==> wip/sierra: inputs <==
==> flow/design.v <==
module JAM (
input CLK,
input RST,
output reg [2:0] W,
output reg [2:0] J,
input [6:0] Cost,
output [3:0] MatchCount,
output [9:0] MinCost,
output Valid );
parameter INIT  = 4'b0000;
parameter COMP  = 4'b0001;
parameter CHAN  = 4'b0010;
parameter FIND  = 4'b0011;
parameter EXCH  = 4'b0100;
parameter REV   = 4'b0101;
parameter GIVE  = 4'b0110;
parameter COUNT = 4'b0111;
parameter VALID = 4'b1000;
reg [3:0] curr_state;
reg [3:0] next_state;
parameter [0:3*128-1] mapTbl = {3'd7, 3'd6, 3'd5, 3'd6, 3'd4, 3'd6, 3'd5, 3'd6, 3'd3, 3'd6, 3'd5, 3'd6, 3'd4, 3'd6, 3'd5, 3'd6,
                            	3'd2, 3'd6, 3'd5, 3'd6, 3'd4, 3'd6, 3'd5, 3'd6, 3'd3, 3'd6, 3'd5, 3'd6, 3'd4, 3'd6, 3'd5, 3'd6,
                            	3'd1, 3'd6, 3'd5, 3'd6, 3'd4, 3'd6, 3'd5, 3'd6, 3'd3, 3'd6, 3'd5, 3'd6, 3'd4, 3'd6, 3'd5, 3'd6,
                	            3'd2, 3'd6, 3'd5, 3'd6, 3'd4, 3'd6, 3'd5, 3'd6, 3'd3, 3'd6, 3'd5, 3'd6, 3'd4, 3'd6, 3'd5, 3'd6,
                		  	    3'd0, 3'd6, 3'd5, 3'd6, 3'd4, 3'd6, 3'd5, 3'd6, 3'd3, 3'd6, 3'd5, 3'd6, 3'd4, 3'd6, 3'd5, 3'd6,
                			    3'd2, 3'd6, 3'd5, 3'd6, 3'd4, 3'd6, 3'd5, 3'd6, 3'd3, 3'd6, 3'd5, 3'd6, 3'd4, 3'd6, 3'd5, 3'd6,
                			    3'd1, 3'd6, 3'd5, 3'd6, 3'd4, 3'd6, 3'd5, 3'd6, 3'd3, 3'd6, 3'd5, 3'd6, 3'd4, 3'd6, 3'd5, 3'd6,
                				3'd2, 3'd6, 3'd5, 3'd6, 3'd4, 3'd6, 3'd5, 3'd6, 3'd3, 3'd6, 3'd5, 3'd6, 3'd4, 3'd6, 3'd5, 3'd6};
reg [0:6] compare;
reg [3:0] permutation [0:7];
reg [3:0] permutation_rot [0:7];
reg [3:0] permutation_ex [0:7];
reg [1:0] FIND_count;
wire [2:0] rot;
wire done;
reg [3:0] matchcount;
reg [9:0] mincost;
always@(posedge CLK) begin
	if(RST) curr_state <= INIT;
	else    curr_state <= next_state; 
end 
always@(*)begin
	case (curr_state)
	INIT  : next_state = COMP;
	COMP  : next_state = CHAN;  
	CHAN  : next_state = FIND;  
	FIND  : if(FIND_count==2) next_state = EXCH;  
	        else next_state = FIND;
	EXCH  : next_state = REV;  
	REV   : next_state = GIVE;  
	GIVE  : next_state = COUNT;
	COUNT : if(done) next_state = VALID;
			else next_state = COMP;
	VALID : next_state =  INIT;
	default : next_state = INIT;
	endcase
end
reg [3:0] count;
reg [9:0] cost;
reg start;
always@(posedge CLK) begin
	if(RST) start <= 0;
	else if(~RST) start <= 1;
	else start <= start;
end 
always@(posedge CLK) begin
	if(RST) begin
		W <= 0;
		J <= 0;
		count <= 1;
	end
	else begin
		W <= count >= 8 ? 0 : count;
		J <= permutation[count >= 8 ? 0 : count];
		if(count == 10) begin
			count <= 2;
			W <= 1;
			J <= permutation[1];
		end
		else begin
			count <= count + 1;
		end
	end
end
always@(posedge CLK) begin
	if(curr_state==INIT) begin
		mincost <= 10'd1023;
		matchcount <= 0;
		cost <= 0;
	end
	else if(start)begin
		cost <= cost + Cost;
		if(count == 10) begin
			if(cost < mincost)begin
				mincost <= cost;
				matchcount <= 1;
			end
			else if(cost == mincost)begin
				matchcount <= matchcount + 1;
			end
			cost <= 0;
		end
	end
end
assign MatchCount = matchcount;
assign MinCost = mincost;
always@(posedge CLK)begin
	if(curr_state == COMP) begin
		compare[6] <= permutation[6] < permutation[7];
		compare[5] <= permutation[5] < permutation[6];
		compare[4] <= permutation[4] < permutation[5];
		compare[3] <= permutation[3] < permutation[4];
		compare[2] <= permutation[2] < permutation[3];
		compare[1] <= permutation[1] < permutation[2];
		compare[0] <= permutation[0] < permutation[1];
	end
end
assign rot = mapTbl[compare*3+:3];
always @(posedge CLK) begin
	if(curr_state == CHAN) begin
  		permutation_rot[0] <= 0<=rot || (0>rot && permutation[0]<permutation[rot]) ? 8 : permutation[0];
  		permutation_rot[1] <= 1<=rot || (1>rot && permutation[1]<permutation[rot]) ? 8 : permutation[1];
  		permutation_rot[2] <= 2<=rot || (2>rot && permutation[2]<permutation[rot]) ? 8 : permutation[2];
  		permutation_rot[3] <= 3<=rot || (3>rot && permutation[3]<permutation[rot]) ? 8 : permutation[3];
  		permutation_rot[4] <= 4<=rot || (4>rot && permutation[4]<permutation[rot]) ? 8 : permutation[4];
  		permutation_rot[5] <= 5<=rot || (5>rot && permutation[5]<permutation[rot]) ? 8 : permutation[5];
  		permutation_rot[6] <= 6<=rot || (6>rot && permutation[6]<permutation[rot]) ? 8 : permutation[6];
  		permutation_rot[7] <= 7<=rot || (7>rot && permutation[7]<permutation[rot]) ? 8 : permutation[7];
  	end
end
reg [2:0] minIdx1;
reg [2:0] minIdx2;
reg [2:0] minIdx3;
reg [2:0] minIdx4;
reg [2:0] minIdx11;
reg [2:0] minIdx22;
reg [2:0] minIdx;
always@(posedge CLK)begin
	if(curr_state==INIT) begin
		FIND_count <= 0;
	end
	if(curr_state==FIND && FIND_count==0)begin
		minIdx4 <= permutation_rot[7] > permutation_rot[6] ? 6 : 7;
		minIdx3 <= permutation_rot[5] > permutation_rot[4] ? 4 : 5;
		minIdx2 <= permutation_rot[3] > permutation_rot[2] ? 2 : 3;
		minIdx1 <= permutation_rot[1] > permutation_rot[0] ? 0 : 1;
		FIND_count <= 1;
	end
	else if(curr_state==FIND && FIND_count==1)begin
		minIdx22 <= permutation_rot[minIdx4] > permutation_rot[minIdx3] ? minIdx3 : minIdx4;
		minIdx11 <= permutation_rot[minIdx2] > permutation_rot[minIdx1] ? minIdx1 : minIdx2;
		FIND_count <= 2;
	end
	else if(curr_state==FIND && FIND_count==2)begin
		minIdx <= permutation_rot[minIdx22] > permutation_rot[minIdx11] ? minIdx11 : minIdx22;
		FIND_count <= 0;
	end
	else begin
		FIND_count <= 0;
	end
end
always@(posedge CLK) begin
	if(curr_state==COMP) begin
		permutation_ex[0] <= permutation[0];
		permutation_ex[1] <= permutation[1];
		permutation_ex[2] <= permutation[2];
		permutation_ex[3] <= permutation[3];
		permutation_ex[4] <= permutation[4];
		permutation_ex[5] <= permutation[5];
		permutation_ex[6] <= permutation[6];
		permutation_ex[7] <= permutation[7];
	end
	else if(curr_state==EXCH) begin
		permutation_ex[rot] <= permutation[minIdx];
		permutation_ex[minIdx] <= permutation[rot];
	end
	else if(curr_state == REV)begin
		if(0>rot)
			permutation_ex[0] <= permutation_ex[7-(0-rot-1)];
		if(1>rot)
			permutation_ex[1] <= permutation_ex[7-(1-rot-1)];
		if(2>rot)
			permutation_ex[2] <= permutation_ex[7-(2-rot-1)];
		if(3>rot)
			permutation_ex[3] <= permutation_ex[7-(3-rot-1)];
		if(4>rot)
			permutation_ex[4] <= permutation_ex[7-(4-rot-1)];
		if(5>rot)
			permutation_ex[5] <= permutation_ex[7-(5-rot-1)];
		if(6>rot)
			permutation_ex[6] <= permutation_ex[7-(6-rot-1)];
		if(7>rot)
			permutation_ex[7] <= permutation_ex[7-(7-rot-1)];
	end
end
always@(posedge CLK)begin
	if(curr_state == INIT) begin
		permutation[0] <= 0;
		permutation[1] <= 1;
		permutation[2] <= 2;
		permutation[3] <= 3;
		permutation[4] <= 4;
		permutation[5] <= 5;
		permutation[6] <= 6;
		permutation[7] <= 7;
	end
	else if(curr_state == GIVE) begin
		permutation[0] <= permutation_ex[0];
		permutation[1] <= permutation_ex[1];
		permutation[2] <= permutation_ex[2];
		permutation[3] <= permutation_ex[3];
		permutation[4] <= permutation_ex[4];
		permutation[5] <= permutation_ex[5];
		permutation[6] <= permutation_ex[6];
		permutation[7] <= permutation_ex[7];
	end
end
assign done = compare==0;
assign Valid = (curr_state == VALID);
endmodule
==> flow/run.sh <==
#!/bin/bash
# the make line also repeats each setting of config.mk as NAME=value (left out here)
make -C /OpenROAD-flow-scripts/flow DESIGN_CONFIG=/design/flow/config.mk WORK_HOME=/design/flow/orfs CLKGATE_MAP_FILE= finish
==> flow/config.mk <==
export PLATFORM = sky130hd
export DESIGN_NAME = JAM
export DESIGN_NICKNAME = JAM
export VERILOG_FILES = /design/flow/design.v
export SDC_FILE = /design/flow/constraint.sdc
export NUM_CORES = 4
export LEC_CHECK = 0
export CAP_MARGIN = 5
export CELL_PAD_IN_SITES_GLOBAL_PLACEMENT = 0
export CORE_ASPECT_RATIO = 0.89
export CORE_MARGIN = 2
export CORE_UTILIZATION = 72
export CTS_CLUSTER_DIAMETER = 68
export CTS_CLUSTER_SIZE = 44
export GPL_ROUTABILITY_DRIVEN = 1
export MAX_ROUTING_LAYER = met5
export PLACE_DENSITY = 0.36
export SLEW_MARGIN = 30
export TNS_END_PERCENT = 100
==> flow/constraint.sdc <==
create_clock -name core_clock -period 2.09 [get_ports {CLK}]
set_input_delay 0.4180 -clock core_clock [delete_from_list [all_inputs] [get_ports {CLK}]]
set_output_delay 0.4180 -clock core_clock [all_outputs]
set_load 0.01 [all_outputs]
==> wip/yarrow: changes against wip/sierra <==
- CAP_MARGIN: 5 -> 20
- CELL_PAD_IN_SITES_GLOBAL_PLACEMENT: 0 -> default
- CORE_ASPECT_RATIO: 0.89 -> default
- CTS_CLUSTER_DIAMETER: 68 -> default
- CTS_CLUSTER_SIZE: 44 -> default
- GPL_ROUTABILITY_DRIVEN: 1 -> default
- MAX_ROUTING_LAYER: met5 -> default
- PLACE_DENSITY: 0.36 -> 0.64
- SLEW_MARGIN: 30 -> 20
- TNS_END_PERCENT: 100 -> default
==> flow/constraint.sdc (replaced) <==
create_clock -name core_clock -period 4.97 [get_ports {CLK}]
set_input_delay 0.9940 -clock core_clock [delete_from_list [all_inputs] [get_ports {CLK}]]
set_output_delay 0.9940 -clock core_clock [all_outputs]
set_load 0.01 [all_outputs]
==> impl_metrics.tcl <==
# implementation run metrics
set metrics [dict create \
    status "aborted with a tool error" \
    lastStage "global routing (5_1_grt)" \
    error_line "[ERROR GRT-0116] Global routing finished with congestion. Check the congestion regions in the DRC Viewer." \
    dp_cells 1991 \
    rows 50 \
    die_x_um 143 \
    post-place-ws_ns -1.34 \
    core-area_um2 18800 \
    routabilityCongestion 1.09 \
    die_area_um2 20500 \
]
(the above is from wip/yarrow)
==> impl_metrics.tcl <==
# implementation run metrics
set metrics [dict create \
    status "aborted with a tool error" \
    lastStage "clock tree synthesis (4_1_cts)" \
    error_line "[ERROR DPL-0038] Utilization greater than 100%, impossible to legalize" \
    post-place-ws_ns -4.15 \
    rows 48 \
    die_area_um2 20500 \
    core-area_um2 19200 \
    routabilityCongestion 1.27 \
    die_x_um 152 \
]
(the above is from wip/sierra)
